==> run.sh <==
#!/bin/bash
# the make line also repeats each setting of config.mk as NAME=value (left out here)
make -C /OpenROAD-flow-scripts/flow DESIGN_CONFIG=/design/flow/config.mk WORK_HOME=/design/flow/orfs CLKGATE_MAP_FILE= finish
==> config.mk <==
export PLATFORM = sky130hd
export DESIGN_NAME = AHB_Master_ALU_REG_pipelined
export DESIGN_NICKNAME = AHB_Master_ALU_REG_pipelined
export VERILOG_FILES = /design/flow/design.v
export SDC_FILE = /design/flow/constraint.sdc
export NUM_CORES = 4
export LEC_CHECK = 0
export CAP_MARGIN = 0
export CORE_MARGIN = 2
export CORE_UTILIZATION = 70
export CTS_CLUSTER_DIAMETER = 28
export CTS_CLUSTER_SIZE = 36
export GPL_ROUTABILITY_DRIVEN = 1
export HOLD_SLACK_MARGIN = -0.09
export SLEW_MARGIN = 10
==> constraint.sdc <==
create_clock -name core_clock -period 4.85 [get_ports {HCLK}]
set_input_delay 0.9700 -clock core_clock [delete_from_list [all_inputs] [get_ports {HCLK}]]
set_output_delay 0.9700 -clock core_clock [all_outputs]
set_load 0.01 [all_outputs]
==> design.v <==
module AHB_Master_ALU_REG_pipelined (
    input wire        HCLK,        
    input wire        HRESETn,     
    output reg [31:0] HADDR,       
    output reg [2:0] HBURST,         
    output reg [2:0]  HSIZE,       
    output reg [1:0]  HTRANS,      
    output reg [31:0] HWDATA,      
    output reg        HWRITE,      
    input wire [31:0] HRDATA,      
    input wire        HREADY,      
    input wire        HRESP,
    input wire [63:0] cpu_inst
);
    wire [31:0] ReadData1, ReadData2;
    wire [31:0] ALUResult;
    reg RegWrite;
    reg [31:0] WriteData;
    reg type_data ;
    reg ALU_REG;
    reg write_read;
    reg [7:0] burst_length;
    reg [2:0] ReadReg1_ADDR;  
    reg [2:0] ReadReg2_ADDR;   
    reg [2:0] WriteReg_ADDR;   
    reg [2:0] AlU_OP;
    reg [2:0] WriteReg_ADDR2;
    reg [31:0] HWDATA_t;
    reg [31:0] HADDR_delay;
ALU alu(
    .A(ReadData1),
    .B(ReadData2),
    .AlU_OP(AlU_OP),
    .Result(ALUResult)
);
RegisterFile rf(
    .clk(HCLK),
    .rst_n(HRESETn),
    .ReadReg1_ADDR(ReadReg1_ADDR),
    .ReadReg2_ADDR(ReadReg2_ADDR),
    .WriteReg_ADDR(WriteReg_ADDR2),
    .WriteData(WriteData),
    .RegWrite(RegWrite),
    .ReadData1(ReadData1),
    .ReadData2(ReadData2)
);
localparam      IDLE         = 2'b00,
                BUSY     = 2'b01,
                NONSEQ   = 2'b10,
                SEQ      = 2'b11;
reg [9:0] burst_counter;
reg work;
always @(posedge HCLK or negedge HRESETn) begin
    if (!HRESETn)
        HADDR_delay <= 32'b0;
    else
        HADDR_delay <= cpu_inst [63:32];
end
always @(posedge HCLK or negedge HRESETn) begin
    if (!HRESETn)
    begin   
        HTRANS <= IDLE;   
        HADDR <= 32'b0;
        HBURST <= 3'b0;
        HSIZE <= 3'b0;
        HWDATA <= 32'b0;
        HWRITE <= 1'b0;
        RegWrite <= 1'b0;
        WriteData <= 32'b0;
        type_data <= 1'b0;
        ALU_REG <= 1'b0;
        write_read <= 1'b0;
        burst_length <= 8'b0;
        ReadReg1_ADDR <= 3'b0;
        ReadReg2_ADDR <= 3'b0;
        WriteReg_ADDR <= 3'b0;
        AlU_OP <= 3'b0;
        WriteReg_ADDR2 <= 3'b0;
        HWDATA_t <= 32'b0;
        burst_counter <= 10'b0;
        work <= 1'b0;
    end
    else
begin
        RegWrite <= 0;
        case (HTRANS)
            IDLE:begin
                if (type_data == 1)
                begin
                    if(ALU_REG)
                        begin
                            if(write_read)
                            begin
                                WriteData   <= ALUResult;
                                RegWrite    <= 1;
                            end                           
                             else
                            begin
                                HWDATA_t      <= ALUResult;
                                RegWrite    <= 0;
                            end                        end
                        else
                        begin
                            if (HWRITE)
                            begin
                                WriteData   <= HRDATA;
                                RegWrite    <= 1;
                            end
                            else
                            begin
                                HWDATA_t      <= ReadData1;
                                RegWrite    <= 0;
                            end
                        end
                        type_data <= 1;
                end
                type_data <= 1;
                HADDR <= HADDR_delay;
                HSIZE <= cpu_inst[6:4];  
                HWRITE <= cpu_inst[0];   
                HBURST <= cpu_inst[3:1];
                work <= cpu_inst[7];
                write_read <= cpu_inst [31];
                ALU_REG <= cpu_inst [18];
                burst_length <= cpu_inst[15:8];
                ReadReg1_ADDR <= cpu_inst[21:19]; 
                ReadReg2_ADDR <=  cpu_inst[24:22]; 
                WriteReg_ADDR <=  cpu_inst[27:25]; 
                WriteReg_ADDR2 <= WriteReg_ADDR;
                HWDATA <= HWDATA_t;
                AlU_OP <= cpu_inst [30:28];
                if (HREADY && work) begin
                    HTRANS <= NONSEQ;
                    burst_counter <= 0;        
                end
            end 
            BUSY:begin
                work <= cpu_inst[7];
                if (work) begin
                    HTRANS <= IDLE; 
                end
            end
            NONSEQ:begin
                type_data <= 1;
                HADDR <= HADDR_delay;
                HSIZE <= cpu_inst[6:4];  
                HWRITE <= cpu_inst[0];   
                HBURST <= cpu_inst[3:1];
                work <= cpu_inst[7];
                write_read <= cpu_inst [31];
                ALU_REG <= cpu_inst [18];
                burst_length <= cpu_inst[15:8];
                ReadReg1_ADDR <= cpu_inst[21:19]; 
                ReadReg2_ADDR <=  cpu_inst[24:22]; 
                WriteReg_ADDR <=  cpu_inst[27:25]; 
                WriteReg_ADDR2 <= WriteReg_ADDR;
                HWDATA <= HWDATA_t;
                AlU_OP <= cpu_inst [30:28];
                if(ALU_REG)
                        begin
                            if(write_read)
                            begin
                                WriteData   <= ALUResult;
                                RegWrite    <= 1;
                            end
                            else
                            begin
                                HWDATA_t      <= ALUResult;
                                RegWrite    <= 0;
                            end
                        end
                        else
                        begin
                            if (HWRITE)
                            begin
                                WriteData   <= HRDATA;
                                RegWrite    <= 1;
                            end
                            else
                            begin
                                HWDATA_t      <= ReadData1;
                                RegWrite    <= 0;
                            end
                        end
                if (HREADY) begin
                    if (!work)
                    HTRANS <= BUSY;
                    else if (HBURST) begin
                        type_data <= 1;
                        burst_counter <= burst_counter + 1;
                        HTRANS <= SEQ;
                    end else begin
                        type_data <= 1;
                        HTRANS <= IDLE;
                    end
                end
            end  
            SEQ:begin
                HWDATA <= HWDATA_t;
                ReadReg1_ADDR <= ReadReg1_ADDR +1;
                WriteReg_ADDR <=  WriteReg_ADDR;
                WriteReg_ADDR2 <= WriteReg_ADDR;
                RegWrite    <= 0;
                if (HREADY) begin
                    if(ALU_REG)
                        begin
                            if(write_read)
                            begin
                                WriteData   <= ALUResult;
                                RegWrite    <= 1;
                            end
                            else
                            begin
                                HWDATA_t      <= ALUResult;
                                RegWrite    <= 0;
                            end                        end
                        else
                        begin
                            if (HWRITE)
                            begin
                                WriteData   <= HRDATA;
                                RegWrite    <= 1;
                            end
                            else
                            begin
                                HWDATA_t      <= ReadData1;
                                RegWrite    <= 0;
                            end
                        end
                    HADDR <= HADDR + (4 << HSIZE); 
                        burst_counter <= burst_counter + 1;
                    if (!work)
                    HTRANS <= BUSY;
                    else if(HBURST == 3'b001 && burst_counter * HSIZE < 8'b11111111 && burst_counter < burst_length-1)
                    HTRANS <= SEQ;
                        else begin
                        HTRANS <= IDLE;
                    end
                end  
            end
            default:HTRANS <= IDLE;
        endcase
    end
end
endmodule
module ALU(
    input [31:0] A,    
    input [31:0] B,       
    input [2:0] AlU_OP,   
    output reg [31:0] Result 
);
    always @(*) begin
        case (AlU_OP)
            3'b000: Result = A + B;     
            3'b001: Result = A - B;     
            3'b010: Result = A & B;     
            3'b011: Result = A | B;     
            3'b100: Result = A ^ B;     
            3'b101: Result = ~A;        
            3'b110: Result = A << 1;    
            3'b111: Result = A >> 1;    
            default: Result = 8'b0;
        endcase
    end
endmodule
module RegisterFile(
    input clk,
    input rst_n,
    input [2:0] ReadReg1_ADDR,
    input [2:0] ReadReg2_ADDR,
    input [2:0] WriteReg_ADDR,
    input [31:0] WriteData,
    input RegWrite,
    output [31:0] ReadData1,
    output [31:0] ReadData2
);
    reg [31:0] registers [7:0]; 
    assign ReadData1 = registers[ReadReg1_ADDR];
    assign ReadData2 = registers[ReadReg2_ADDR];
    integer i;
    always @(posedge clk or negedge rst_n) begin
        if (!rst_n) begin
            for (i = 0; i < 8; i = i + 1)
                registers[i] <= 32'b0;
        end
        else if (RegWrite) begin
            registers[WriteReg_ADDR] <= WriteData;
        end
    end
endmodule
==> flow_summary.ini, run 1 <==
; flow metrics
[global_routing]
grt_max_degree = 135
overflow = 0
grt_usage = 0.548
grt_pass1_wl_mm = 174
first_global_vias = 29700
antenna_found_initial = 16

[critical_path]
r2r_cells = 19
reg2reg_to = WriteData[29]
r2r_start = ReadReg1_ADDR[1]
path_cells = ha_1, ha_1, nor4_2, nand2b_4, buf_12, buf_4, buf_4, a41oi_1, ha_1, a21o_1, a21o_1, a21oi_4, nor2_2, a211oi_2, buf_4, a21oi_2, mux2i_1, a221oi_2, o31ai_1
crit_buf_inv = 4
cpLargestDelayFamily = AND-OR/OR-AND gates
end_kind = flop
critPathMaxStageDelay_ns = 1.28
arrival_ns = 6.80
worstPathRequired_ns = 5.31
startpoint = ReadReg1_ADDR[1]
r2r_slack_ns = -1.49
cp-start-kind = flop
cp_slowest_cell = a41oi_1
path_class = reg -> reg
crit_end = WriteData[29]
worstSetupPathDepth = 19
path_max_fanout = 12

[drt]
ant_nets = 0
routed_wirelength_mm = 130
drt_iter0_markers = 6663
drtPass1Iterations = 17
num_vias = 30400
wl_per_cell_um = 33.1
drc = 0
viasPerCell = 7.76

[placement]
io_buffers = 169
hpwl_mm = 63.4
globalplace.congestion = 0.976

[clocking]
cts_buffers = 106
cts_tree = done
cts_hold_buf = 0
h-tree-depth = 3
clockBufferDepth = 3
clock-sinks = 463
clockRootBuffer = clkbuf_16
clkTransAtPathRegs_ns = 0.05
clock_latency_ns = 0.68

[logic_synthesis]
yosysMostFrequentCell = dfrtp_1
ys_seq_frac = 0.405
yosysTopAreaCellShare = 0.405
async_flop_share = 1.00
top_logic_kind = multiplexers
synthTopCellsByCount = 463 x dfrtp_1, 345 x mux2_2, 274 x nand2_1
syn-mean-instance-area_um2 = 9.99
yosys.area.top_type = dfrtp_1
fp_nets = 3116
simple_gate_share = 0.112
ys_cells = 2864
xor_share = 0.0224
yosys_area_um2 = 28600
adder_share = 0.0691
synthCells = 2864
synthTopCellsByArea = dfrtp_1 41%, mux2_2 14%, ha_1 6.2%
flop_cell = dfrtp_1
ys_warn_count = 4
synthesis.area_um2 = 28600
synth_cell_types = 98
ys_sh_mux = 0.173
ys_sh_aoi = 0.171
yosys_register_bits = 463
edf_count = 0

[final_timing]
maxSlewHeadroom = -0.176
period_used_share = 1.31
fmax_ghz = 0.158
setup_ws_ns = -1.49
worstMarginPinSlew_ns = 1.74
clock_skew_ns = 0.0426
finalCriticalPeriod_ns = 6.34
hold_violations = 0
hold_ws_ns = 0.420
rsz0062_at_grt = true
final_max_slew_viol_count = 6
finalSetupTns_ns = -25.10
report.final.setup_viol = 48

[die]
ios = 173
die_area_um2 = 42500
die_h_um = 206
core_area_um2 = 40600
fp.dieW_um = 206
fp-row-count = 74
fp_util = 0.705

[cells_and_area]
fin_util = 0.925
final.fill_count = 1343
num-nets-final = 3536
layout-area-overhead-vs-synth_pct = 31.2

[outcome]
outcome = complete, but fails checks
violatedChecks = max-capacitance violations, max-slew violations, negative setup slack

[min_path]
min-delay-path-class = in -> async

[run]
warnings = 88
cap_violations = 2
metal layers:
metal,vias up,share of wire,GRT usage
met4,26,0.12,0.477
met3,1550,0.16,0.222
met1,14100,0.31,0.614
met2,3407,0.40,0.808
li1,11300,-,-
met5,-,0.0037,0.00595
what timing repair did:
item                                    CTS  global route
setup buffers                            12            26
cloned                                    0             1
endpoints found under the setup margin   41            52
pin swaps                                47            79
endpoints found under the hold margin     0             0
resized                                  85           130
final cells by class:
class / count / area, um^2 / area share
antenna: 9 / 22.5 / 0.000600
clock buffer: 123 / 2850 / 0.0759
clock inverter: 76 / 951 / 0.0253
inverter: 131 / 495 / 0.0132
multi-input combinational: 2078 / 16500 / 0.440
sequential: 463 / 11600 / 0.309
tap: 532 / 666 / 0.0177
timing repair buffer: 504 / 4430 / 0.118
stage by stage:
step           worst slack, ns  cell area, um^2  instances
2_1_floorplan           0.0233            28600       2864
3_3_place_gp            -0.558            32500       3670
3_5_place_dp            -0.592            32500       3670
4_1_cts                -0.0931            36700       3881
5_1_grt                  -1.44            37500       3911
6_report                 -1.49            37500       3916
==> run 2, diff against run 1 <==
ABC_AREA = 1   (was unset)
CAP_MARGIN = 20   (was 0)
CORE_UTILIZATION = 72   (was 70)
CTS_CLUSTER_DIAMETER = 223   (was 28)
CTS_CLUSTER_SIZE = 35   (was 36)
GPL_ROUTABILITY_DRIVEN = unset   (was 1)
HOLD_SLACK_MARGIN = unset   (was -0.09)
MAX_ROUTING_LAYER = met4   (was unset)
PLACE_DENSITY = 0.38   (was unset)
SETUP_SLACK_MARGIN = 1.26   (was unset)
SLEW_MARGIN = 20   (was 10)
clock period = 4.25 ns   (was 4.85 ns; I/O delays follow)
==> run 2 against run 1 <==
Effect of this change:
- the run now fails in 5_1_grt
- synthesized cell count is 31% higher
- area after synthesis fell by 1.3%
- die area shrank 4.0%
==> flow_summary.ini, run 2 <==
; implementation run metrics
[clocking]
clock-sinks = 463
clockBufferDepth = 3
h-tree-depth = 1
cts_hold_buf = 0
clockRootBuffer = clkbuf_16
cts_buffers = 17

[logic_synthesis]
edf_count = 0
yosys.area.top_type = dfrtp_1
simple_gate_share = 0.228
fp_nets = 4015
xor_share = 0.0192
async_flop_share = 1.00
syn-mean-instance-area_um2 = 7.50
yosysTopAreaCellShare = 0.410
synth_cell_types = 53
ys_seq_frac = 0.410
yosys_area_um2 = 28200
flop_cell = dfrtp_1
adder_share = 0.0700
ys_sh_aoi = 0.187
synthesis.area_um2 = 28200
synthCells = 3763
top_logic_kind = simple AND/OR/NAND/NOR gates
yosys_register_bits = 463
ys_sh_mux = 0
ys_warn_count = 4
synthTopCellsByCount = 946 x nand2_1, 526 x o21ai_0, 463 x dfrtp_1
synthTopCellsByArea = dfrtp_1 41%, nand2_1 13%, o21ai_0 9.3%
ys_cells = 3763
yosysMostFrequentCell = nand2_1

[die]
fp.dieW_um = 202
fp-row-count = 72
ios = 173
fp_util = 0.730
die_area_um2 = 40800
core_area_um2 = 38600
die_h_um = 202

[global_routing]
overflow = 213
grt_usage = 0.856

[outcome]
outcome = did not finish
tool.error = [ERROR GRT-0232] Routing congestion too high. Check the congestion heatmap in the GUI.
lastStage = 5_1_grt

[placement]
dpl_cell_area_um2 = 32600
globalplace.congestion = 1.05
io_buffers = 169
hpwl_mm = 69.5
## run 2: metrics by stage
| step | worst slack (ns) | cells | TNS (ns) |
|---|---|---|---|
| 4_1_cts | -0.0856 | 4647 | -0.261 |
| 3_5_place_dp | -0.362 | 4571 | -5.95 |
| 3_3_place_gp | -0.277 | 4571 | -3.22 |
| 2_1_floorplan | 0.451 | 3763 | 0 |
## run 2: what timing repair did
action,in CTS
pin swaps,114
cloned,4
setup buffers,50
endpoints found under the setup margin,94
hold endpoints to repair,0
gates resized,283
## run 2: metal layers
| layer | global-route usage | overflow |
|---|---|---|
| met5 | - | - |
| met2 | 0.976 | 90 |
| met3 | 0.707 | 21 |
| met4 | 0.864 | 95 |
| met1 | 0.847 | 7 |
==> run 3, diff against run 2 <==
CAP_MARGIN = 0   (was 20)
CORE_ASPECT_RATIO = 0.51   (was unset)
CORE_UTILIZATION = 69   (was 72)
CTS_CLUSTER_DIAMETER = 290   (was 223)
CTS_CLUSTER_SIZE = 92   (was 35)
GPL_ROUTABILITY_DRIVEN = 1   (was unset)
PLACE_DENSITY = unset   (was 0.38)
PLACE_DENSITY_LB_ADDON = 0.06   (was unset)
SETUP_SLACK_MARGIN = 0.47   (was 1.26)
SLEW_MARGIN = 10   (was 20)
clock period = 1.59 ns   (was 4.25 ns; I/O delays follow)
==> run 3 against run 2 <==
Effect of this change:
- the run fails in 4_1_cts
- area after synthesis unchanged
- synthesized cell count is the same
- die area rose by 4.5%
==> flow_summary.ini, run 3 <==
; implementation run metrics
[logic_synthesis]
top_logic_kind = simple AND/OR/NAND/NOR gates
synth_cell_types = 53
synthesis.area_um2 = 28200
yosysMostFrequentCell = nand2_1
edf_count = 0
flop_cell = dfrtp_1
ys_sh_aoi = 0.187
synthTopCellsByCount = 946 x nand2_1, 526 x o21ai_0, 463 x dfrtp_1
syn-mean-instance-area_um2 = 7.50
yosys_register_bits = 463
synthTopCellsByArea = dfrtp_1 41%, nand2_1 13%, o21ai_0 9.3%
ys_cells = 3763
yosysTopAreaCellShare = 0.410
synthCells = 3763
ys_warn_count = 4
async_flop_share = 1.00
yosys_area_um2 = 28200
fp_nets = 4015
ys_seq_frac = 0.410
ys_sh_mux = 0
yosys.area.top_type = dfrtp_1
xor_share = 0.0192
simple_gate_share = 0.228
adder_share = 0.0700

[outcome]
lastStage = 4_1_cts
outcome = did not finish
tool.error = [ERROR DPL-0038] Utilization greater than 100%, impossible to legalize

[placement]
globalplace.congestion = 1.11
hpwl_mm = 99.8
preCtsSetupSlack_ns = -3.23
io_buffers = 169
dpl_cell_area_um2 = 37200

[die]
fp_util = 0.706
die_h_um = 148
die_area_um2 = 42600
fp-row-count = 52
fp.dieW_um = 287
core_area_um2 = 40000
ios = 173
-- run 3: stage by stage --
| stage | hold WS, ns | instances |
|---|---|---|
| 3_5_place_dp | 0.227 | 5124 |
| 3_3_place_gp | 0.227 | 5124 |
| 2_1_floorplan | 0.0224 | 3763 |
==> run 4, diff against run 3 <==
ABC_AREA = unset   (was 1)
CELL_PAD_IN_SITES_DETAIL_PLACEMENT = 0   (was unset)
CELL_PAD_IN_SITES_GLOBAL_PLACEMENT = 3   (was unset)
CORE_ASPECT_RATIO = unset   (was 0.51)
CORE_UTILIZATION = 40   (was 69)
CTS_CLUSTER_DIAMETER = 36   (was 290)
CTS_CLUSTER_SIZE = 85   (was 92)
GPL_ROUTABILITY_DRIVEN = 0   (was 1)
GPL_TIMING_DRIVEN = 1   (was unset)
HOLD_SLACK_MARGIN = -0.08   (was unset)
MIN_ROUTING_LAYER = met1   (was unset)
PLACE_DENSITY = 0.6   (was unset)
PLACE_DENSITY_LB_ADDON = unset   (was 0.06)
SETUP_SLACK_MARGIN = 1.45   (was 0.47)
SLEW_MARGIN = 20   (was 10)
clock period = 6.0 ns   (was 1.59 ns; I/O delays follow)
==> run 4 against run 3 <==
Effect of this change:
- now clean on timing, DRC and antenna
- synthesized cell count is 24% lower
- area after synthesis up 1.3%
- die area is 73% higher
==> flow_summary.ini, run 4 <==
; flow metrics
[drt]
routed_wirelength_mm = 105
ant_nets = 0
viasPerCell = 5.75
drtPass1Iterations = 8
wl_per_cell_um = 24.9
drc = 0
num_vias = 24200
drt_iter0_markers = 1829

[logic_synthesis]
simple_gate_share = 0.112
xor_share = 0.0224
ys_sh_aoi = 0.171
synthTopCellsByArea = dfrtp_1 41%, mux2_2 14%, ha_1 6.2%
yosys_area_um2 = 28600
ys_sh_mux = 0.173
async_flop_share = 1.00
flop_cell = dfrtp_1
top_logic_kind = multiplexers
ys_cells = 2864
yosys_register_bits = 463
synthTopCellsByCount = 463 x dfrtp_1, 345 x mux2_2, 274 x nand2_1
synthesis.area_um2 = 28600
adder_share = 0.0691
synthCells = 2864
fp_nets = 3116
edf_count = 0
ys_seq_frac = 0.405
syn-mean-instance-area_um2 = 9.99
yosysTopAreaCellShare = 0.405
yosys.area.top_type = dfrtp_1
ys_warn_count = 4
yosysMostFrequentCell = dfrtp_1
synth_cell_types = 98

[critical_path]
path_cells = buf_16, buf_4, inv_2, o221a_1, a211oi_2, nor2_2, nor4_4, nand2_2, nor2_4, a21oi_2, xnor2_1, ha_1, nand4_1, inv_1, o211ai_1, o21ba_4, or4_4, a211o_1, nand4_1, nor3b_4, o21ai_1
reg2reg_to = HWDATA_t[31]
r2r_slack_ns = 0.88
path_class = reg -> reg
cp_slowest_cell = dfrtp_4
startpoint = ReadReg2_ADDR[0]
path_max_fanout = 6
cpLargestDelayFamily = simple AND/OR/NAND/NOR gates
r2r_cells = 21
crit_buf_inv = 4
path_common_cell = nand4_1
crit_end = HWDATA_t[31]
r2r_start = ReadReg2_ADDR[0]
worstPathRequired_ns = 6.50
arrival_ns = 5.62
worstSetupPathDepth = 21
cp-start-kind = flop
critPathMaxStageDelay_ns = 0.56
end_kind = flop

[clocking]
h-tree-depth = 3
clockBufferDepth = 3
clkTransAtPathRegs_ns = 0.05
clockRootBuffer = clkbuf_16
cts_tree = done
cts_buffers = 104
clock-sinks = 463
clock_latency_ns = 0.65

[global_routing]
grt_usage = 0.289
overflow = 0
first_global_vias = 24500
grt_pass1_wl_mm = 156
antenna_found_initial = 3
grt_max_degree = 139

[cells_and_area]
num-nets-final = 3410
fin_area_um2 = 37000
final.fill_count = 6427
layout-area-overhead-vs-synth_pct = 29.5

[min_path]
hold_depth = 2
hold_end = HADDR[1]
hp-start = HADDR_delay[1]
min-delay-path-class = reg -> reg

[final_timing]
maxSlewHeadroom = 0.344
final_max_slew_viol_count = 0
worstMarginPinSlew_ns = 0.971
report.final.setup_viol = 0
clock_skew_ns = 0.0344
fmax_ghz = 0.195
setup_ws_ns = 0.884
period_used_share = 0.853
finalSetupTns_ns = 0
finalCriticalPeriod_ns = 5.12
rsz0062_at_grt = true
hold_violations = 0

[placement]
io_buffers = 169
dpl_cell_area_um2 = 32000
preCtsSetupSlack_ns = 0.318
hpwl_mm = 68.1

[outcome]
outcome = finished clean

[run]
cap_violations = 0
warnings = 90

[die]
ios = 173
fp_util = 0.402
die_area_um2 = 73700
fp.dieW_um = 271
core_area_um2 = 71100
fp-row-count = 98
die_h_um = 271
-- run 4: final cells by class --
class                      count  area (um^2)  share of cell area
multi-input combinational   2078        16500               0.445
sequential                   463        11600               0.313
timing repair buffer         380         3600              0.0973
clock buffer                 144         3000              0.0809
tap                          950         1190              0.0321
clock inverter                50          668              0.0180
inverter                     131          493              0.0133
antenna                        2         5.00            0.000135
-- run 4: repair_timing --
action / in CTS / in global routing
hold buffers: 0 / 0
endpoints found under the setup margin: 49 / 51
pin swaps: 62 / 38
resized: 131 / 75
cloned: 3 / 1
setup buffers: 40 / 14
-- run 4: metal layers --
layer	GRT usage	part of all wire	up-vias	wire length (um)
met5	-	0	-	0
met1	0.354	0.42	12200	43700
li1	-	-	11000	-
met3	0.0464	0.054	181	5670
met4	0.0868	0.029	0	3070
met2	0.489	0.50	745	52100
-- run 4: through the flow --
| stage | instances | utilization | hold WS, ns |
|---|---|---|---|
| final | 4198 | 0.521 | 0.438 |
| after global routing | 4198 | 0.521 | 0.470 |
| after CTS | 4181 | 0.514 | 0.437 |
| after detailed placement | 3944 | 0.450 | 0.439 |
| after global placement | 3944 | 0.450 | 0.423 |
| after floorplan | 2864 | - | 0.414 |
==> run 5, diff against run 4 <==
ABC_AREA = 1   (was unset)
CAP_MARGIN = 20   (was 0)
CELL_PAD_IN_SITES_DETAIL_PLACEMENT = unset   (was 0)
CELL_PAD_IN_SITES_GLOBAL_PLACEMENT = unset   (was 3)
CORE_UTILIZATION = 72   (was 40)
CTS_CLUSTER_DIAMETER = 235   (was 36)
CTS_CLUSTER_SIZE = 35   (was 85)
GPL_ROUTABILITY_DRIVEN = unset   (was 0)
GPL_TIMING_DRIVEN = unset   (was 1)
HOLD_SLACK_MARGIN = unset   (was -0.08)
MAX_ROUTING_LAYER = unset   (was met4)
MIN_ROUTING_LAYER = unset   (was met1)
PLACE_DENSITY = unset   (was 0.6)
SETUP_SLACK_MARGIN = -0.05   (was 1.45)
clock period = 3.78 ns   (was 6.0 ns; I/O delays follow)
==> run 5 against run 4 <==
Effect of this change:
- the flow now stops in 5_1_grt
- die area down 45%
- area after synthesis down 1.3%
- synthesized cell count up 31%
==> flow_summary.ini, run 5 <==
; implementation run metrics
[logic_synthesis]
adder_share = 0.0700
fp_nets = 4015
yosysTopAreaCellShare = 0.410
synthTopCellsByCount = 946 x nand2_1, 526 x o21ai_0, 463 x dfrtp_1
yosys.area.top_type = dfrtp_1
synthesis.area_um2 = 28200
ys_sh_aoi = 0.187
yosys_area_um2 = 28200
async_flop_share = 1.00
ys_sh_mux = 0
edf_count = 0
synth_cell_types = 53
flop_cell = dfrtp_1
xor_share = 0.0192
ys_cells = 3763
yosys_register_bits = 463
ys_warn_count = 4
simple_gate_share = 0.228
syn-mean-instance-area_um2 = 7.50
yosysMostFrequentCell = nand2_1
synthCells = 3763
synthTopCellsByArea = dfrtp_1 41%, nand2_1 13%, o21ai_0 9.3%
ys_seq_frac = 0.410
top_logic_kind = simple AND/OR/NAND/NOR gates

[clocking]
cts_buffers = 17
h-tree-depth = 1
clockRootBuffer = clkbuf_16
clock-sinks = 463
cts_hold_buf = 0
clockBufferDepth = 3

[die]
core_area_um2 = 38600
ios = 173
fp_util = 0.730
fp-row-count = 72
fp.dieW_um = 202
die_area_um2 = 40800
die_h_um = 202

[global_routing]
grt_usage = 0.947
overflow = 804

[placement]
globalplace.congestion = 1.10
hpwl_mm = 73.5
dpl.cell_count = 4774
io_buffers = 169

[outcome]
lastStage = 5_1_grt
tool.error = [ERROR GRT-0232] Routing congestion too high. Check the congestion heatmap in the GUI.
outcome = did not finish
## run 5: metrics by stage
stage               instance area, um^2  worst slack (ns)  hold WS [ns]
floorplan                         28200           -0.0482         0.425
global placement                  33900            -0.677         0.431
detailed placement                33900            -0.848         0.443
CTS                               35900            -0.544         0.223
## run 5: per-layer routing
layer  overflow  GRT usage
met2        385       1.03
met5         13      0.654
met4        294       1.01
met1         38      0.925
met3         74      0.870
## run 5: timing repair
| item | 4_1_cts |
|---|---|
| cloned | 2 |
| endpoints found under the setup margin | 60 |
| pin swaps | 105 |
| resized | 288 |
| buffers inserted | 67 |
==> run 6, diff against run 5 <==
CORE_ASPECT_RATIO = 0.5   (was unset)
CTS_CLUSTER_DIAMETER = 360   (was 235)
CTS_CLUSTER_SIZE = 95   (was 35)
HOLD_SLACK_MARGIN = 0.28   (was unset)
PLACE_DENSITY = 0.36   (was unset)
SETUP_SLACK_MARGIN = -0.21   (was -0.05)
TNS_END_PERCENT = 5   (was unset)
clock period = 3.38 ns   (was 3.78 ns; I/O delays follow)
==> run 6 against run 5 <==
Effect of this change:
- the flow again stops in 5_1_grt
- synthesized cell count is the same
- die area grew 0.23%
- area after synthesis is the same
==> flow_summary.ini, run 6 <==
; implementation run metrics
[outcome]
outcome = did not finish
lastStage = 5_1_grt
tool.error = [ERROR GRT-0232] Routing congestion too high. Check the congestion heatmap in the GUI.

[die]
core_area_um2 = 38800
die_h_um = 144
fp-row-count = 51
fp.dieW_um = 284
fp_util = 0.728
die_area_um2 = 40900
ios = 173

[clocking]
cts_buffers = 8
clock-sinks = 463
h-tree-depth = 1
clockRootBuffer = clkbuf_16
clockBufferDepth = 3

[logic_synthesis]
ys_sh_aoi = 0.187
ys_sh_mux = 0
edf_count = 0
yosys.area.top_type = dfrtp_1
synth_cell_types = 53
yosysMostFrequentCell = nand2_1
ys_seq_frac = 0.410
yosysTopAreaCellShare = 0.410
synthCells = 3763
yosys_register_bits = 463
synthTopCellsByArea = dfrtp_1 41%, nand2_1 13%, o21ai_0 9.3%
async_flop_share = 1.00
top_logic_kind = simple AND/OR/NAND/NOR gates
flop_cell = dfrtp_1
ys_warn_count = 4
synthesis.area_um2 = 28200
syn-mean-instance-area_um2 = 7.50
fp_nets = 4015
xor_share = 0.0192
adder_share = 0.0700
synthTopCellsByCount = 946 x nand2_1, 526 x o21ai_0, 463 x dfrtp_1
ys_cells = 3763
simple_gate_share = 0.228
yosys_area_um2 = 28200

[global_routing]
grt_usage = 0.804
overflow = 66

[placement]
io_buffers = 169
preCtsSetupSlack_ns = -1.09
globalplace.congestion = 1.12
hpwl_mm = 77.9
[run 6: metal layers]
layer  track usage  overflow
met1         0.808         0
met2         0.959        29
met3         0.665         4
met4         0.769        33
met5         0.538         0
[run 6: per-stage QoR]
stage | TNS (ns) | util | area (um^2) | instances
2_1_floorplan | -8.84 | - | 28300 | 3763
3_3_place_gp | -36.58 | 0.893 | 34600 | 4867
3_5_place_dp | -46.65 | 0.893 | 34600 | 4867
4_1_cts | -38.36 | 0.917 | 35600 | 4907
[run 6: timing repair]
item / CTS
endpoints found under the setup margin: 63
setup buffers: 27
pin swaps: 48
gates resized: 145
gates cloned: 1
hold buffers: 1
hold endpoints to repair: 69
==> run 7, diff against run 6 <==
ABC_AREA = unset   (was 1)
CORE_ASPECT_RATIO = unset   (was 0.5)
CTS_CLUSTER_DIAMETER = unset   (was 360)
CTS_CLUSTER_SIZE = 35   (was 95)
HOLD_SLACK_MARGIN = unset   (was 0.28)
PLACE_DENSITY = unset   (was 0.36)
SETUP_SLACK_MARGIN = -0.05   (was -0.21)
TNS_END_PERCENT = unset   (was 5)
clock period = 4.89 ns   (was 3.38 ns; I/O delays follow)
==> run 7 against run 6 <==
Effect of this change:
- now fails the layout checks on negative setup slack
- die area rose by 1.0%
- area after synthesis is 1.3% higher
- synthesized cell count shrank 24%
==> flow_summary.ini, run 7 <==
; flow metrics
[outcome]
outcome = complete, but fails checks
violatedChecks = negative setup slack

[die]
die_area_um2 = 41300
fp-row-count = 73
die_h_um = 203
ios = 173
fp_util = 0.725
fp.dieW_um = 203
core_area_um2 = 39500

[logic_synthesis]
ys_seq_frac = 0.405
top_logic_kind = multiplexers
ys_sh_mux = 0.173
syn-mean-instance-area_um2 = 9.99
flop_cell = dfrtp_1
yosys.area.top_type = dfrtp_1
edf_count = 0
simple_gate_share = 0.112
yosys_area_um2 = 28600
synthCells = 2864
adder_share = 0.0691
synthTopCellsByArea = dfrtp_1 41%, mux2_2 14%, ha_1 6.2%
xor_share = 0.0224
synth_cell_types = 98
synthesis.area_um2 = 28600
yosysMostFrequentCell = dfrtp_1
fp_nets = 3116
yosysTopAreaCellShare = 0.405
synthTopCellsByCount = 463 x dfrtp_1, 345 x mux2_2, 274 x nand2_1
yosys_register_bits = 463
async_flop_share = 1.00
ys_cells = 2864
ys_sh_aoi = 0.171
ys_warn_count = 4

[final_timing]
worstMarginPinSlew_ns = 0.900
rsz0062_at_grt = true
finalCriticalPeriod_ns = 5.22
report.final.setup_viol = 29
hold_violations = 0
clock_skew_ns = 0.0234
maxSlewHeadroom = 0.392
final_max_slew_viol_count = 0
period_used_share = 1.07
fmax_ghz = 0.191
setup_ws_ns = -0.334

[global_routing]
overflow = 0
first_global_vias = 27000
grt_usage = 0.471
grt_pass1_wl_mm = 151
grt_max_degree = 105
antenna_found_initial = 1

[critical_path]
r2r_slack_ns = -0.33
r2r_cells = 21
cpLargestDelayFamily = AND-OR/OR-AND gates
worstSetupPathDepth = 21
crit_buf_inv = 4
startpoint = ReadReg2_ADDR[0]
cp-start-kind = flop
critPathMaxStageDelay_ns = 0.56
worstPathRequired_ns = 5.43
cp_slowest_cell = or4_4
path_cells = buf_6, buf_8, buf_6, mux2_4, a222oi_1, o2bb2ai_4, o2111ai_4, nor4_4, and2_4, nor2_1, xnor2_1, ha_1, buf_4, a211oi_2, o21ai_2, o21ba_4, or4_4, a211o_1, a211oi_2, nor3b_4, o21ai_1
reg2reg_to = HWDATA_t[31]
path_max_fanout = 6
path_class = reg -> reg
r2r_start = ReadReg2_ADDR[0]
arrival_ns = 5.76
end_kind = flop
crit_end = HWDATA_t[31]

[drt]
wl_per_cell_um = 26.8
ant_nets = 0
drtPass1Iterations = 10
num_vias = 26800
viasPerCell = 7.16
drt_iter0_markers = 3808
routed_wirelength_mm = 100
drc = 0

[clocking]
cts_tree = done
cts_hold_buf = 0
cts_buffers = 48
clock_latency_ns = 0.63
clock-sinks = 463
h-tree-depth = 2
clkTransAtPathRegs_ns = 0.06
clockBufferDepth = 3
clockRootBuffer = clkbuf_16

[placement]
preCtsSetupSlack_ns = -0.447
hpwl_mm = 63.0
globalplace.congestion = 1.02
dpl.cell_count = 3636
io_buffers = 169

[cells_and_area]
layout-area-overhead-vs-synth_pct = 20.4
final-instance-count-excl-fill = 3743
num-nets-final = 3438

[min_path]
min-delay-path-class = in -> async

[run]
warnings = 88
cap_violations = 0
## run 7: cell type report
cell class / instances / area (um^2)
sequential: 463 / 11600
clock buffer: 71 / 1400
tap: 525 / 657
inverter: 131 / 492
multi-input combinational: 2078 / 16100
clock inverter: 10 / 144
timing repair buffer: 464 / 4040
fill: 1969 / 5010
antenna: 1 / 2.50
## run 7: per-stage QoR
stage / instance area [um^2] / util / hold slack, ns / TNS [ns]
2_1_floorplan: 28600 / - / 0.414 / 0
3_3_place_gp: 32200 / 0.817 / 0.418 / -1.82
3_5_place_dp: 32200 / 0.817 / 0.441 / -3.89
4_1_cts: 34000 / 0.860 / 0.452 / -0.633
5_1_grt: 34400 / 0.873 / 0.482 / -11.53
6_report: 34400 / 0.873 / 0.392 / -4.65
## run 7: per-layer routing
layer / GRT usage / vias to the layer above / routed length [um]
li1: - / 11000 / -
met5: 0 / - / 0
met1: 0.569 / 13000 / 35100
met4: 0.374 / 0 / 8920
met3: 0.0992 / 672 / 10800
met2: 0.738 / 2120 / 45600
## run 7: what timing repair did
| action | CTS | global route |
|---|---|---|
| pin swaps | 21 | 50 |
| setup buffers | 7 | 19 |
| resized | 29 | 85 |
| setup endpoints to repair | 31 | 42 |
==> run 8, diff against run 7 <==
ABC_AREA = 1   (was unset)
CELL_PAD_IN_SITES_DETAIL_PLACEMENT = 2   (was unset)
CORE_ASPECT_RATIO = 0.54   (was unset)
CORE_UTILIZATION = 65   (was 72)
CTS_CLUSTER_DIAMETER = 277   (was unset)
CTS_CLUSTER_SIZE = 55   (was 35)
GPL_ROUTABILITY_DRIVEN = 1   (was unset)
GPL_TIMING_DRIVEN = 0   (was unset)
HOLD_SLACK_MARGIN = 0.07   (was unset)
MIN_ROUTING_LAYER = met2   (was unset)
PLACE_DENSITY_LB_ADDON = 0.19   (was unset)
SETUP_SLACK_MARGIN = unset   (was -0.05)
SLEW_MARGIN = 10   (was 20)
TNS_END_PERCENT = 95   (was unset)
clock period = 8.57 ns   (was 4.89 ns; I/O delays follow)
==> run 8 against run 7 <==
Effect of this change:
- the run now fails in 3_5_place_dp
- synthesized cell count up 31%
- die area up 9.3%
- area after synthesis fell by 1.3%
==> flow_summary.ini, run 8 <==
; implementation run metrics
[outcome]
outcome = did not finish
lastStage = 3_5_place_dp
tool.error = [ERROR DPL-0033] detailed placement checks failed during check placement.

[placement]
globalplace.congestion = 1.32
io_buffers = 169

[logic_synthesis]
yosys.area.top_type = dfrtp_1
synthesis.area_um2 = 28200
adder_share = 0.0700
fp_nets = 4015
syn-mean-instance-area_um2 = 7.50
flop_cell = dfrtp_1
yosysTopAreaCellShare = 0.410
simple_gate_share = 0.228
ys_warn_count = 4
ys_cells = 3763
synthTopCellsByArea = dfrtp_1 41%, nand2_1 13%, o21ai_0 9.3%
yosys_area_um2 = 28200
xor_share = 0.0192
async_flop_share = 1.00
yosys_register_bits = 463
top_logic_kind = simple AND/OR/NAND/NOR gates
yosysMostFrequentCell = nand2_1
ys_sh_mux = 0
synthTopCellsByCount = 946 x nand2_1, 526 x o21ai_0, 463 x dfrtp_1
edf_count = 0
synth_cell_types = 53
ys_seq_frac = 0.410
synthCells = 3763
ys_sh_aoi = 0.187

[die]
core_area_um2 = 43100
fp-row-count = 56
fp_util = 0.655
die_area_um2 = 45200
fp.dieW_um = 288
die_h_um = 157
ios = 173
==> run 8: through the flow <==
step / setup TNS (ns) / setup WS (ns) / instances / area (um^2)
3_3_place_gp: -6506.02 / -14.14 / 4512 / 30600
2_1_floorplan: 0 / 4.64 / 3763 / 28200
==> run 9, diff against run 8 <==
ABC_AREA = unset   (was 1)
CELL_PAD_IN_SITES_DETAIL_PLACEMENT = unset   (was 2)
CORE_ASPECT_RATIO = unset   (was 0.54)
CORE_UTILIZATION = 70   (was 65)
CTS_CLUSTER_DIAMETER = unset   (was 277)
CTS_CLUSTER_SIZE = unset   (was 55)
GPL_ROUTABILITY_DRIVEN = unset   (was 1)
GPL_TIMING_DRIVEN = unset   (was 0)
HOLD_SLACK_MARGIN = unset   (was 0.07)
MAX_ROUTING_LAYER = met4   (was unset)
MIN_ROUTING_LAYER = unset   (was met2)
PLACE_DENSITY = 0.6   (was unset)
PLACE_DENSITY_LB_ADDON = unset   (was 0.19)
SLEW_MARGIN = 20   (was 10)
TNS_END_PERCENT = unset   (was 95)
clock period = 4.81 ns   (was 8.57 ns; I/O delays follow)
==> run 9 against run 8 <==
Effect of this change:
- the layout now fails its checks (negative setup slack)
- die area fell by 6.0%
- synthesized cell count fell by 24%
- area after synthesis is 1.3% higher
==> flow_summary.ini, run 9 <==
; flow metrics
[final_timing]
setup_ws_ns = -0.329
final_max_slew_viol_count = 0
rsz0062_at_grt = true
report.final.setup_viol = 34
worstMarginPinSlew_ns = 1.09
clock_skew_ns = 0.0261
hold_violations = 0
period_used_share = 1.07
maxSlewHeadroom = 0.269
hold_ws_ns = 0.429
finalCriticalPeriod_ns = 5.14
fmax_ghz = 0.195
finalSetupTns_ns = -5.16

[clocking]
clock-sinks = 463
clkTransAtPathRegs_ns = 0.07
clockRootBuffer = clkbuf_16
cts_buffers = 50
cts_tree = done
clockBufferDepth = 3
clock_latency_ns = 0.64
h-tree-depth = 2
cts_hold_buf = 0

[die]
fp.dieW_um = 206
die_area_um2 = 42500
ios = 173
fp-row-count = 74
core_area_um2 = 40600
fp_util = 0.705
die_h_um = 206

[run]
cap_violations = 0
warnings = 84

[cells_and_area]
final.fill_count = 1996
fin_area_um2 = 35200
fin_util = 0.869
layout-area-overhead-vs-synth_pct = 23.2
num-nets-final = 3476

[critical_path]
path_max_fanout = 6
crit_buf_inv = 5
r2r_start = ReadReg2_ADDR[0]
cp-start-kind = flop
path_class = reg -> reg
end_kind = flop
startpoint = ReadReg2_ADDR[0]
r2r_cells = 21
critPathMaxStageDelay_ns = 0.56
crit_end = WriteData[31]
cp_slowest_cell = or4_4
worstPathRequired_ns = 5.32
r2r_slack_ns = -0.33
arrival_ns = 5.64
worstSetupPathDepth = 21
reg2reg_to = WriteData[31]
cpLargestDelayFamily = simple AND/OR/NAND/NOR gates
path_cells = buf_6, nor2_2, buf_4, a222oi_1, o2bb2ai_2, inv_2, nor4_4, nand2_2, nor2_4, nand2_2, o31ai_4, xnor2_2, ha_1, buf_6, nand4_1, buf_4, or4_4, a211o_1, nand4_1, nor3b_2, a21oi_1

[global_routing]
first_global_vias = 27000
met1_usage = 0.561
antenna_found_initial = 2
grtUsageMet3 = 0.107
grt_max_degree = 121
grt_usage = 0.486
grt.busiest_layer = met2
grt_pass1_wl_mm = 153
overflow = 0
grtUsageMet2 = 0.736

[logic_synthesis]
yosysMostFrequentCell = dfrtp_1
synthTopCellsByCount = 463 x dfrtp_1, 345 x mux2_2, 274 x nand2_1
edf_count = 0
yosys_area_um2 = 28600
flop_cell = dfrtp_1
ys_sh_aoi = 0.171
syn-mean-instance-area_um2 = 9.99
simple_gate_share = 0.112
xor_share = 0.0224
fp_nets = 3116
ys_warn_count = 4
yosysTopAreaCellShare = 0.405
top_logic_kind = multiplexers
synthTopCellsByArea = dfrtp_1 41%, mux2_2 14%, ha_1 6.2%
synth_cell_types = 98
ys_cells = 2864
synthesis.area_um2 = 28600
ys_sh_mux = 0.173
synthCells = 2864
async_flop_share = 1.00
yosys_register_bits = 463
yosys.area.top_type = dfrtp_1
adder_share = 0.0691
ys_seq_frac = 0.405

[drt]
drt_iter0_markers = 3842
viasPerCell = 7.09
drc = 0
wl_per_cell_um = 27.1
routed_wirelength_mm = 103
drtPass1Iterations = 10
num_vias = 26900
ant_nets = 0

[placement]
io_buffers = 169
preCtsSetupSlack_ns = -0.574
hpwl_mm = 63.0
globalplace.congestion = 1.02
dpl_cell_area_um2 = 32500

[min_path]
min-delay-path-class = in -> async

[outcome]
violatedChecks = negative setup slack
outcome = complete, but fails checks
[run 9: area by class of cell]
class                      count  area (um^2)  share of cell area
multi-input combinational   2078        16400               0.464
sequential                   463        11600               0.329
timing repair buffer         500         4400               0.125
clock buffer                  75         1460              0.0413
tap                          532          666              0.0189
inverter                     131          492              0.0140
clock inverter                16          262             0.00742
antenna                        1         2.50           0.0000710
[run 9: metal layers]
| layer | vias to the layer above | part of all wire |
|---|---|---|
| li1 | 11100 | - |
| met1 | 12900 | 0.34 |
| met2 | 2159 | 0.45 |
| met3 | 692 | 0.11 |
| met4 | 0 | 0.094 |
| met5 | - | 0 |
[run 9: stage by stage]
step / std cells
final: 3796
after global routing: 3796
after detailed placement: 3672
after floorplan: 2864
after global placement: 3672
after CTS: 3770
[run 9: repair_timing]
| item | CTS | global route |
|---|---|---|
| endpoints found under the setup margin | 37 | 46 |
| resized | 63 | 136 |
| setup buffers | 8 | 24 |
| pin swaps | 31 | 76 |
==> run 10, diff against run 9 <==
ABC_AREA = 1   (was unset)
CORE_UTILIZATION = 69   (was 70)
CTS_CLUSTER_DIAMETER = 290   (was unset)
CTS_CLUSTER_SIZE = 92   (was unset)
GPL_ROUTABILITY_DRIVEN = 1   (was unset)
PLACE_DENSITY = unset   (was 0.6)
PLACE_DENSITY_LB_ADDON = 0.06   (was unset)
SETUP_SLACK_MARGIN = 0.47   (was unset)
SLEW_MARGIN = 10   (was 20)
clock period = 1.62 ns   (was 4.81 ns; I/O delays follow)
==> run 10 against run 9 <==
Effect of this change:
- the flow now stops in 5_1_grt
- die area increased by 0.14%
- area after synthesis shrank 1.3%
- synthesized cell count is 31% higher
==> flow_summary.ini, run 10 <==
; implementation run metrics
[outcome]
outcome = did not finish
lastStage = 5_1_grt
tool.error = [ERROR GRT-0116] Global routing finished with congestion. Check the congestion regions in the DRC Viewer.

[logic_synthesis]
adder_share = 0.0700
ys_seq_frac = 0.410
edf_count = 0
synthesis.area_um2 = 28200
yosys_area_um2 = 28200
yosys.area.top_type = dfrtp_1
syn-mean-instance-area_um2 = 7.50
yosys_register_bits = 463
synth_cell_types = 53
simple_gate_share = 0.228
ys_sh_aoi = 0.187
ys_cells = 3763
synthTopCellsByCount = 946 x nand2_1, 526 x o21ai_0, 463 x dfrtp_1
yosysTopAreaCellShare = 0.410
ys_sh_mux = 0
xor_share = 0.0192
fp_nets = 4015
flop_cell = dfrtp_1
synthCells = 3763
top_logic_kind = simple AND/OR/NAND/NOR gates
async_flop_share = 1.00
synthTopCellsByArea = dfrtp_1 41%, nand2_1 13%, o21ai_0 9.3%
ys_warn_count = 4
yosysMostFrequentCell = nand2_1

[die]
fp.dieW_um = 206
ios = 173
die_h_um = 206
fp-row-count = 74
fp_util = 0.695
die_area_um2 = 42500
core_area_um2 = 40600

[placement]
preCtsSetupSlack_ns = -3.10
dpl_cell_area_um2 = 36600
dpl.cell_count = 5041
globalplace.congestion = 1.22
hpwl_mm = 87.2
io_buffers = 169

[clocking]
h-tree-depth = 1
clockBufferDepth = 3
clockRootBuffer = clkbuf_16
clock-sinks = 463
cts_buffers = 9

[global_routing]
grt_usage = 0.981
overflow = 1614
## run 10: metal layers
metal,global-route usage,overflow
met4,1.02,429
met2,1.08,877
met3,0.887,190
met5,-,-
met1,0.938,118
## run 10: what timing repair did
action | 4_1_cts
hold buffers | 1
gates cloned | 2
pin swaps | 162
setup endpoints to repair | 503
resized | 469
setup buffers | 83
endpoints found under the hold margin | 171
## run 10: metrics by stage
step	setup TNS, ns	util
floorplan	-138.70	-
global placement	-178.73	0.901
detailed placement	-207.74	0.901
CTS	-222.83	0.964
==> run 11, diff against run 10 <==
ABC_AREA = unset   (was 1)
CAP_MARGIN = 0   (was 20)
CORE_UTILIZATION = 68   (was 69)
CTS_CLUSTER_DIAMETER = unset   (was 290)
CTS_CLUSTER_SIZE = 36   (was 92)
MAX_ROUTING_LAYER = unset   (was met4)
PLACE_DENSITY_LB_ADDON = unset   (was 0.06)
SETUP_SLACK_MARGIN = 1.07   (was 0.47)
clock period = 3.57 ns   (was 1.62 ns; I/O delays follow)
==> run 11 against run 10 <==
Effect of this change:
- the flow again stops in 5_1_grt
- synthesized cell count is 24% lower
- area after synthesis is 1.3% higher
- die area is 2.7% higher
==> flow_summary.ini, run 11 <==
; implementation run metrics
[outcome]
outcome = did not finish
lastStage = 5_1_grt
tool.error = [ERROR GRT-0232] Routing congestion too high. Check the congestion heatmap in the GUI.

[placement]
preCtsSetupSlack_ns = -1.36
globalplace.congestion = 0.998
hpwl_mm = 69.9
io_buffers = 169
dpl.cell_count = 3871

[logic_synthesis]
flop_cell = dfrtp_1
ys_seq_frac = 0.405
simple_gate_share = 0.112
async_flop_share = 1.00
edf_count = 0
ys_sh_aoi = 0.171
yosysMostFrequentCell = dfrtp_1
ys_warn_count = 4
adder_share = 0.0691
fp_nets = 3116
synthesis.area_um2 = 28600
synthTopCellsByCount = 463 x dfrtp_1, 345 x mux2_2, 274 x nand2_1
top_logic_kind = multiplexers
ys_sh_mux = 0.173
yosysTopAreaCellShare = 0.405
synth_cell_types = 98
xor_share = 0.0224
ys_cells = 2864
yosys.area.top_type = dfrtp_1
yosys_area_um2 = 28600
yosys_register_bits = 463
syn-mean-instance-area_um2 = 9.99
synthTopCellsByArea = dfrtp_1 41%, mux2_2 14%, ha_1 6.2%
synthCells = 2864

[clocking]
clock-sinks = 463
h-tree-depth = 2
clockRootBuffer = clkbuf_16
cts_hold_buf = 0
cts_buffers = 49
clockBufferDepth = 3

[die]
fp.dieW_um = 209
fp-row-count = 75
fp_util = 0.685
ios = 173
die_h_um = 209
core_area_um2 = 41800
die_area_um2 = 43700

[global_routing]
grt_usage = 0.762
overflow = 29
## run 11: stage by stage
step	cell area, um^2	TNS [ns]	hold WS, ns
2_1_floorplan	29200	-23.21	0.414
3_3_place_gp	34400	-53.53	0.418
3_5_place_dp	34400	-56.44	0.453
4_1_cts	37100	-51.71	0.0931
## run 11: layer usage
layer | track usage | GRT overflow
met5 | 0.216 | 0
met1 | 0.772 | 0
met3 | 0.602 | 5
met4 | 0.757 | 16
met2 | 0.932 | 8
## run 11: timing repair
action                                  in CTS
endpoints found under the setup margin     102
buffers inserted                            46
pin swaps                                  140
gates resized                              193
cloned                                       1
==> run 12, diff against run 11 <==
ABC_AREA = 1   (was unset)
CORE_ASPECT_RATIO = 0.5   (was unset)
CORE_UTILIZATION = 72   (was 68)
CTS_CLUSTER_DIAMETER = 399   (was unset)
CTS_CLUSTER_SIZE = 99   (was 36)
GPL_ROUTABILITY_DRIVEN = unset   (was 1)
HOLD_SLACK_MARGIN = 0.27   (was unset)
PLACE_DENSITY = 0.37   (was unset)
SETUP_SLACK_MARGIN = 0.46   (was 1.07)
SLEW_MARGIN = 20   (was 10)
TNS_END_PERCENT = 10   (was unset)
clock period = 1.57 ns   (was 3.57 ns; I/O delays follow)
==> run 12 against run 11 <==
Effect of this change:
- the run fails in 4_1_cts
- die area shrank 6.4%
- area after synthesis shrank 1.3%
- synthesized cell count is 31% higher
==> flow_summary.ini, run 12 <==
; implementation run metrics
[logic_synthesis]
flop_cell = dfrtp_1
synthesis.area_um2 = 28200
ys_warn_count = 4
yosysTopAreaCellShare = 0.410
ys_seq_frac = 0.410
fp_nets = 4015
synth_cell_types = 53
yosys.area.top_type = dfrtp_1
ys_cells = 3763
ys_sh_mux = 0
simple_gate_share = 0.228
synthTopCellsByArea = dfrtp_1 41%, nand2_1 13%, o21ai_0 9.3%
top_logic_kind = simple AND/OR/NAND/NOR gates
async_flop_share = 1.00
adder_share = 0.0700
yosys_register_bits = 463
xor_share = 0.0192
synthCells = 3763
synthTopCellsByCount = 946 x nand2_1, 526 x o21ai_0, 463 x dfrtp_1
yosys_area_um2 = 28200
ys_sh_aoi = 0.187
yosysMostFrequentCell = nand2_1
syn-mean-instance-area_um2 = 7.50
edf_count = 0

[die]
fp_util = 0.728
fp-row-count = 51
die_area_um2 = 40900
die_h_um = 144
ios = 173
fp.dieW_um = 284
core_area_um2 = 38800

[placement]
globalplace.congestion = 1.21
dpl.cell_count = 5077
hpwl_mm = 100
preCtsSetupSlack_ns = -3.41
io_buffers = 169

[outcome]
lastStage = 4_1_cts
outcome = did not finish
tool.error = [ERROR DPL-0038] Utilization greater than 100%, impossible to legalize
## run 12: metrics by stage
step           hold slack, ns  utilization  setup TNS (ns)  area [um^2]
2_1_floorplan          0.0184            -         -160.42        28400
3_3_place_gp            0.225        0.944         -191.90        36600
3_5_place_dp            0.214        0.944         -240.25        36600
==> run 13, diff against run 12 <==
ABC_AREA = unset   (was 1)
CAP_MARGIN = 20   (was 0)
CELL_PAD_IN_SITES_DETAIL_PLACEMENT = 1   (was unset)
CORE_ASPECT_RATIO = unset   (was 0.5)
CORE_MARGIN = 10   (was 2)
CORE_UTILIZATION = 26   (was 72)
CTS_CLUSTER_DIAMETER = unset   (was 399)
CTS_CLUSTER_SIZE = unset   (was 99)
GPL_TIMING_DRIVEN = 0   (was unset)
HOLD_SLACK_MARGIN = unset   (was 0.27)
MAX_ROUTING_LAYER = met4   (was unset)
PLACE_DENSITY = unset   (was 0.37)
PLACE_DENSITY_LB_ADDON = 0.25   (was unset)
SETUP_SLACK_MARGIN = 0.86   (was 0.46)
TNS_END_PERCENT = unset   (was 10)
clock period = 7.39 ns   (was 1.57 ns; I/O delays follow)
==> run 13 against run 12 <==
Effect of this change:
- the run now finishes clean
- area after synthesis grew 1.3%
- die area rose to 3.0 times the previous value
- synthesized cell count fell by 24%
==> flow_summary.ini, run 13 <==
; flow metrics
[outcome]
outcome = finished clean

[cells_and_area]
fin_area_um2 = 34500
final.fill_count = 12500
layout-area-overhead-vs-synth_pct = 20.7
final-instance-count-excl-fill = 4574
num-nets-final = 3356
fin_util = 0.317

[logic_synthesis]
xor_share = 0.0224
synthesis.area_um2 = 28600
yosysMostFrequentCell = dfrtp_1
edf_count = 0
syn-mean-instance-area_um2 = 9.99
yosys_area_um2 = 28600
ys_sh_mux = 0.173
fp_nets = 3116
ys_warn_count = 4
flop_cell = dfrtp_1
async_flop_share = 1.00
yosys.area.top_type = dfrtp_1
yosys_register_bits = 463
ys_cells = 2864
synth_cell_types = 98
ys_sh_aoi = 0.171
yosysTopAreaCellShare = 0.405
synthTopCellsByCount = 463 x dfrtp_1, 345 x mux2_2, 274 x nand2_1
adder_share = 0.0691
synthTopCellsByArea = dfrtp_1 41%, mux2_2 14%, ha_1 6.2%
synthCells = 2864
ys_seq_frac = 0.405
simple_gate_share = 0.112
top_logic_kind = multiplexers

[drt]
drt_iter0_markers = 2464
num_vias = 25300
ant_nets = 0
drc = 0
viasPerCell = 5.54
wl_met2_mm = 56.5
met1_length_mm = 54.5
routed_wirelength_mm = 127
highest_layer = met4
wl_met3_mm = 10.1
drtPass1Iterations = 8
wl_per_cell_um = 27.7

[critical_path]
worstPathRequired_ns = 7.91
crit_buf_inv = 5
crit_end = WriteData[29]
cpLargestDelayFamily = buffers and inverters
critPathMaxStageDelay_ns = 0.67
cp-start-kind = flop
arrival_ns = 6.99
r2r_start = AlU_OP[1]
worstSetupPathDepth = 19
end_kind = flop
reg2reg_to = WriteData[29]
path_class = reg -> reg
r2r_slack_ns = 0.93
path_cells = clkbuf_1, clkbuf_1, nor2_1, nand2_1, clkbuf_1, a21o_1, inv_1, ha_1, nor2b_1, o21ai_0, a21oi_2, o211ai_1, o21ba_2, or4_1, a21oi_1, mux2i_1, a221oi_2, buf_4, o31ai_1
r2r_cells = 19
cp_slowest_cell = clkbuf_1
path_max_fanout = 10
startpoint = AlU_OP[1]
path_common_cell = clkbuf_1

[final_timing]
hold_violations = 0
maxSlewHeadroom = 0.154
report.final.setup_viol = 0
worstMarginPinSlew_ns = 1.27
setup_ws_ns = 0.926
finalCriticalPeriod_ns = 6.46
period_used_share = 0.875
rsz0062_at_grt = false
final_max_slew_viol_count = 0
clock_skew_ns = 0.0509
fmax_ghz = 0.155

[die]
die_area_um2 = 124000
fp-row-count = 121
fp.dieW_um = 352
fp_util = 0.262
die_h_um = 352
ios = 173
core_area_um2 = 109000

[global_routing]
antenna_found_initial = 10
overflow = 0
grt_max_degree = 92
grt_usage = 0.205
grt_pass1_wl_mm = 183
first_global_vias = 25700

[min_path]
min-delay-path-class = reg -> reg
hold_depth = 2
hold_end = HADDR[1]
hp-start = HADDR_delay[1]

[clocking]
clock_latency_ns = 0.66
cts_hold_buf = 0
clkTransAtPathRegs_ns = 0.07
cts_tree = done
h-tree-depth = 2
clock-sinks = 463
clockRootBuffer = clkbuf_16
cts_buffers = 54
clockBufferDepth = 3

[placement]
io_buffers = 169
dpl.cell_count = 4457
globalplace.congestion = 0.980
hpwl_mm = 93.9
preCtsSetupSlack_ns = -1.31
dpl_cell_area_um2 = 32300

[run]
warnings = 78
cap_violations = 0
==> run 13: layer usage <==
metal | track usage | up-vias
met5 | - | -
met4 | 0.0818 | 0
met3 | 0.0414 | 259
met2 | 0.314 | 1096
met1 | 0.263 | 13100
li1 | - | 10900
==> run 13: layout make-up <==
cell class / count / area (um^2) / area share
diodes: 10 / 25.0 / 0.000725
plain buffers: 192 / 912 / 0.0264
clock buffers: 83 / 1620 / 0.0470
clock inverters: 19 / 267 / 0.00772
inverters: 131 / 492 / 0.0142
multi-input cells: 2078 / 15900 / 0.461
flip-flops and latches: 463 / 11600 / 0.336
well taps: 1414 / 1770 / 0.0512
repair buffers: 184 / 1940 / 0.0561
==> run 13: stage by stage <==
| step | setup TNS [ns] | hold slack [ns] |
|---|---|---|
| 6_report | 0 | 0.444 |
| 5_1_grt | 0 | 0.457 |
| 4_1_cts | 0 | 0.451 |
| 3_5_place_dp | -20.65 | 0.436 |
| 3_3_place_gp | -7918.95 | 0.427 |
| 2_1_floorplan | 0 | 0.414 |
==> run 13: repair_timing <==
action | 4_1_cts | 5_1_grt
pin swaps | 0 | 6
setup endpoints to repair | 58 | 22
setup buffers | 0 | 5
hold endpoints to repair | 0 | 0
resized | 32 | 34
==> run 14, diff against run 13 <==
CELL_PAD_IN_SITES_DETAIL_PLACEMENT = unset   (was 1)
CORE_MARGIN = 2   (was 10)
CORE_UTILIZATION = 71   (was 26)
CTS_CLUSTER_DIAMETER = 28   (was unset)
CTS_CLUSTER_SIZE = 35   (was unset)
GPL_TIMING_DRIVEN = unset   (was 0)
PLACE_DENSITY = 0.6   (was unset)
PLACE_DENSITY_LB_ADDON = unset   (was 0.25)
SETUP_SLACK_MARGIN = unset   (was 0.86)
clock period = 4.73 ns   (was 7.39 ns; I/O delays follow)
==> run 14 against run 13 <==
Effect of this change:
- the flow now stops in 5_1_grt
- synthesized cell count unchanged
- area after synthesis unchanged
- die area decreased by 66%
==> flow_summary.ini, run 14 <==
; implementation run metrics
[outcome]
outcome = did not finish
lastStage = 5_1_grt
tool.error = [ERROR GRT-0116] Global routing finished with congestion. Check the congestion regions in the DRC Viewer.

[logic_synthesis]
yosysTopAreaCellShare = 0.405
synthesis.area_um2 = 28600
yosys.area.top_type = dfrtp_1
syn-mean-instance-area_um2 = 9.99
top_logic_kind = multiplexers
yosys_area_um2 = 28600
ys_seq_frac = 0.405
flop_cell = dfrtp_1
synthTopCellsByCount = 463 x dfrtp_1, 345 x mux2_2, 274 x nand2_1
async_flop_share = 1.00
simple_gate_share = 0.112
yosysMostFrequentCell = dfrtp_1
ys_cells = 2864
fp_nets = 3116
ys_sh_aoi = 0.171
yosys_register_bits = 463
ys_sh_mux = 0.173
xor_share = 0.0224
synth_cell_types = 98
synthCells = 2864
synthTopCellsByArea = dfrtp_1 41%, mux2_2 14%, ha_1 6.2%
ys_warn_count = 4
edf_count = 0
adder_share = 0.0691

[clocking]
clock-sinks = 463
clockBufferDepth = 3
h-tree-depth = 3
clockRootBuffer = clkbuf_16
cts_buffers = 102

[die]
ios = 173
die_area_um2 = 41900
core_area_um2 = 39700
fp_util = 0.720
fp-row-count = 73
die_h_um = 205
fp.dieW_um = 205

[placement]
io_buffers = 169
hpwl_mm = 65.2
globalplace.congestion = 0.988

[global_routing]
overflow = 358
grt_usage = 0.841
## run 14: timing repair
item | in CTS
hold buffers | 0
pin swaps | 60
setup buffers | 38
gates resized | 180
endpoints found under the setup margin | 42
gates cloned | 2
## run 14: metrics by stage
| stage | cells | TNS [ns] | cell area, um^2 | worst slack, ns |
|---|---|---|---|---|
| after CTS | 3923 | -2.07 | 37700 | -0.236 |
| after detailed placement | 3691 | -10.72 | 32700 | -0.643 |
| after global placement | 3689 | -7.71 | 32600 | -0.607 |
| after floorplan | 2864 | 0 | 28600 | 0.00253 |
## run 14: per-layer routing
metal | GRT overflow | global-route usage
met1 | 20 | 0.830
met2 | 190 | 0.970
met3 | 31 | 0.691
met4 | 117 | 0.835
met5 | - | -
